==> inputs of v17 <==
==> flow/design.v <==
module complex_adder_subtractor #(
    parameter WIDTH=32
) (
    input [WIDTH-1:0] a,
    input [WIDTH-1:0] b,
    input addNotSub,
    output reg [WIDTH-1:0] result
);
    always @(*) begin
        if (addNotSub) begin
            result[WIDTH-1:WIDTH/2] = a[WIDTH-1:WIDTH/2] + b[WIDTH-1:WIDTH/2];
            result[WIDTH/2-1:0] = a[WIDTH/2-1:0] + b[WIDTH/2-1:0];
        end else begin
            result[WIDTH-1:WIDTH/2] = a[WIDTH-1:WIDTH/2] - b[WIDTH-1:WIDTH/2];
            result[WIDTH/2-1:0] = a[WIDTH/2-1:0] - b[WIDTH/2-1:0];
        end
    end
endmodule
module complex_multiplier #(
    parameter WIDTH=32
) (
    input [WIDTH-1:0] a,
    input [WIDTH-1:0] b,
    output [2*WIDTH-1:0] result
);
    wire signed [WIDTH-1:0] a_real = { {(WIDTH/2+1){a[WIDTH/2-1]}}, a[WIDTH/2-1:0] };
    wire signed [WIDTH-1:0] b_real = { {(WIDTH/2+1){b[WIDTH/2-1]}}, b[WIDTH/2-1:0] };
    wire signed [WIDTH-1:0] a_img = { {(WIDTH/2+1){a[WIDTH-1]}}, a[WIDTH-1:WIDTH/2] };
    wire signed [WIDTH-1:0] b_img = { {(WIDTH/2+1){b[WIDTH-1]}}, b[WIDTH-1:WIDTH/2] };
    wire signed [WIDTH-1:0] result_real = a_real * b_real - a_img * b_img;
    wire signed [WIDTH-1:0] result_img = a_real * b_img + a_img * b_real;
    assign result[WIDTH-1:0] = result_real;
    assign result[2*WIDTH-1:WIDTH] = result_img;
endmodule
module complex_mean_square (
    input wire i_clk,
    input wire i_arst,
    input wire i_en,
    input wire [2:0] i_log2_samples,
    input wire        i_valid,
    input wire [31:0] i_y,
    input wire [31:0] i_y_hat,
    output reg        o_valid,
    output reg [63:0] o_data
);
    wire [31:0] y_diff_w;
    wire [63:0] sq_diff_complex_w;
    wire        sq_diff_valid_w;
    wire [63:0] sum_res_w;
    wire [8:0]  num_samples_w = 1 << i_log2_samples;
    reg [8:0]  sample_rx_cnt_r;
    reg [8:0]  sample_proc_cnt_r;
    reg [1:0]  state_r, next_state_r;
    localparam S_IDLE      = 2'b00;
    localparam S_INIT      = 2'b01;
    localparam S_COMPUTING = 2'b10;
    localparam S_FINALIZE  = 2'b11;
    complex_adder_subtractor #(.WIDTH(32)) y_difference_module (
        .a(i_y),
        .b(i_y_hat),
        .addNotSub(1'b0),
        .result(y_diff_w)
    );
    complex_multiplier cpow_calculator (
        .a(y_diff_w),
        .b(y_diff_w),
        .result(sq_diff_complex_w)
    );
    assign sq_diff_valid_w = i_valid;
    complex_adder_subtractor #(.WIDTH(64)) square_sum (
        .a(o_data),  
        .b(sq_diff_complex_w),
        .addNotSub(1'b1),
        .result(sum_res_w)
    );
    always @(posedge i_clk or posedge i_arst) begin
        if (i_arst)
            state_r <= S_IDLE;
        else
            state_r <= next_state_r;
    end
    always @(*) begin
        next_state_r = state_r;
        case (state_r)
            S_IDLE:      if (i_en) next_state_r = S_INIT;
            S_INIT:      next_state_r = S_COMPUTING;
            S_COMPUTING: if (sample_rx_cnt_r == num_samples_w && sample_proc_cnt_r == num_samples_w)
                             next_state_r = S_FINALIZE;
            S_FINALIZE:  next_state_r = S_IDLE;
            default:     next_state_r = S_IDLE;
        endcase
    end
    always @(posedge i_clk or posedge i_arst) begin
        if (i_arst) begin
            o_valid           <= 1'b0;
            o_data            <= 64'b0;
            sample_rx_cnt_r   <= 9'b0;
            sample_proc_cnt_r <= 9'b0;
        end else begin
            o_valid <= 1'b0;  
            case (state_r)
                S_INIT: begin
                    o_data            <= 64'b0;
                    sample_rx_cnt_r   <= 9'b0;
                    sample_proc_cnt_r <= 9'b0;
                end
                S_COMPUTING: begin
                    sample_rx_cnt_r <= sample_rx_cnt_r;
                    sample_proc_cnt_r <= sample_proc_cnt_r;
                    if (i_valid && sample_rx_cnt_r < num_samples_w) begin
                        sample_rx_cnt_r <= sample_rx_cnt_r + 1;
                    end
                    if (sq_diff_valid_w && !(sample_proc_cnt_r == num_samples_w)) begin
                        sample_proc_cnt_r <= sample_proc_cnt_r + 1;
                        o_data <= sum_res_w;
                    end
                end
                S_FINALIZE: begin
					o_valid        <= 1'b1;  
					o_data[31:0]   <= $signed(o_data[31:0]) >>> i_log2_samples;
					o_data[63:32]  <= $signed(o_data[63:32]) >>> i_log2_samples;
                end
            endcase
        end
    end
endmodule
==> flow/run.sh <==
#!/bin/bash
# the make line also repeats each setting of config.mk as NAME=value (left out here)
make -C /OpenROAD-flow-scripts/flow DESIGN_CONFIG=/design/flow/config.mk WORK_HOME=/design/flow/orfs CLKGATE_MAP_FILE= finish
==> flow/config.mk <==
export PLATFORM = sky130hd
export DESIGN_NAME = complex_mean_square
export DESIGN_NICKNAME = complex_mean_square
export VERILOG_FILES = /design/flow/design.v
export SDC_FILE = /design/flow/constraint.sdc
export NUM_CORES = 4
export LEC_CHECK = 0
export CAP_MARGIN = 20
export CELL_PAD_IN_SITES_DETAIL_PLACEMENT = 2
export CORE_MARGIN = 9
export CORE_UTILIZATION = 31
export GPL_ROUTABILITY_DRIVEN = 0
export GPL_TIMING_DRIVEN = 1
export PLACE_DENSITY_LB_ADDON = 0.02
export SETUP_SLACK_MARGIN = 0.7
export SLEW_MARGIN = 40
export TNS_END_PERCENT = 20
==> flow/constraint.sdc <==
create_clock -name core_clock -period 7.64 [get_ports {i_clk}]
set_input_delay 1.5280 -clock core_clock [delete_from_list [all_inputs] [get_ports {i_clk}]]
set_output_delay 1.5280 -clock core_clock [all_outputs]
set_load 0.01 [all_outputs]
==> inputs of v37, as changes to v17 <==
- CELL_PAD_IN_SITES_DETAIL_PLACEMENT: 2 -> not set
- CORE_MARGIN: 9 -> 2
- CORE_UTILIZATION: 31 -> 72
- GPL_ROUTABILITY_DRIVEN: 0 -> not set
- GPL_TIMING_DRIVEN: 1 -> not set
- HOLD_SLACK_MARGIN: not set -> -0.08
- MAX_ROUTING_LAYER: not set -> met4
- PLACE_DENSITY_LB_ADDON: 0.02 -> not set
- SETUP_SLACK_MARGIN: 0.7 -> not set
- SLEW_MARGIN: 40 -> 20
- TNS_END_PERCENT: 20 -> not set
==> flow/constraint.sdc (replaced) <==
create_clock -name core_clock -period 9.57 [get_ports {i_clk}]
set_input_delay 1.9140 -clock core_clock [delete_from_list [all_inputs] [get_ports {i_clk}]]
set_output_delay 1.9140 -clock core_clock [all_outputs]
set_load 0.01 [all_outputs]
==> qor summary <==
| item | v37 | v17 |
|---|---|---|
| Die Area | 0.05304 mm^2 | 0.1317 mm^2 |
| FP Rows | 82 | 126 |
| Area inside the core boundary | 0.05038 mm^2 | 0.1181 mm^2 |
| Synth cell types | 78 | 78 |
| Register area share after synthesis | 0.05908 | 0.05908 |
| Die width | 230.3 um | 362.9 um |
| Total half-perimeter wirelength after legalization and detailed placement | 98710 um | 125200 um |
| Instance area after placement | 0.04410 mm^2 | 0.04588 mm^2 |
| Total instance count after detailed placement | 5364 | 6301 |
| Synthesized-area fraction occupied by and/or/nand/nor cells | 0.1134 | 0.1134 |
| Starting density of the core | 0.7319 | 0.3122 |
| Post-CTS setup repair buffer count | 46 | 27 |
| Area of the synthesized netlist per yosys stat | 0.03687 mm^2 | 0.03687 mm^2 |
| Post-synthesis instance area | 0.03687 mm^2 | 0.03687 mm^2 |
| Net count of the mapped netlist | 5284 | 5284 |
| Die height | 230.3 um | 362.9 um |
| Post-Place Setup Slack | -2453 ps | -4088 ps |
| Instance tally after logic synthesis | 4072 | 4072 |
| Post-CTS sizing | 210 | 143 |
| Post-synth mux share | 0.03716 | 0.03716 |
| Xor-xnor portion of the synthesized cell area | 0.03597 | 0.03597 |
| Run status | aborted with a tool error | finished with violations |
| Stage where the flow stopped | global routing | - |
| Layout check failures | - | setup timing |
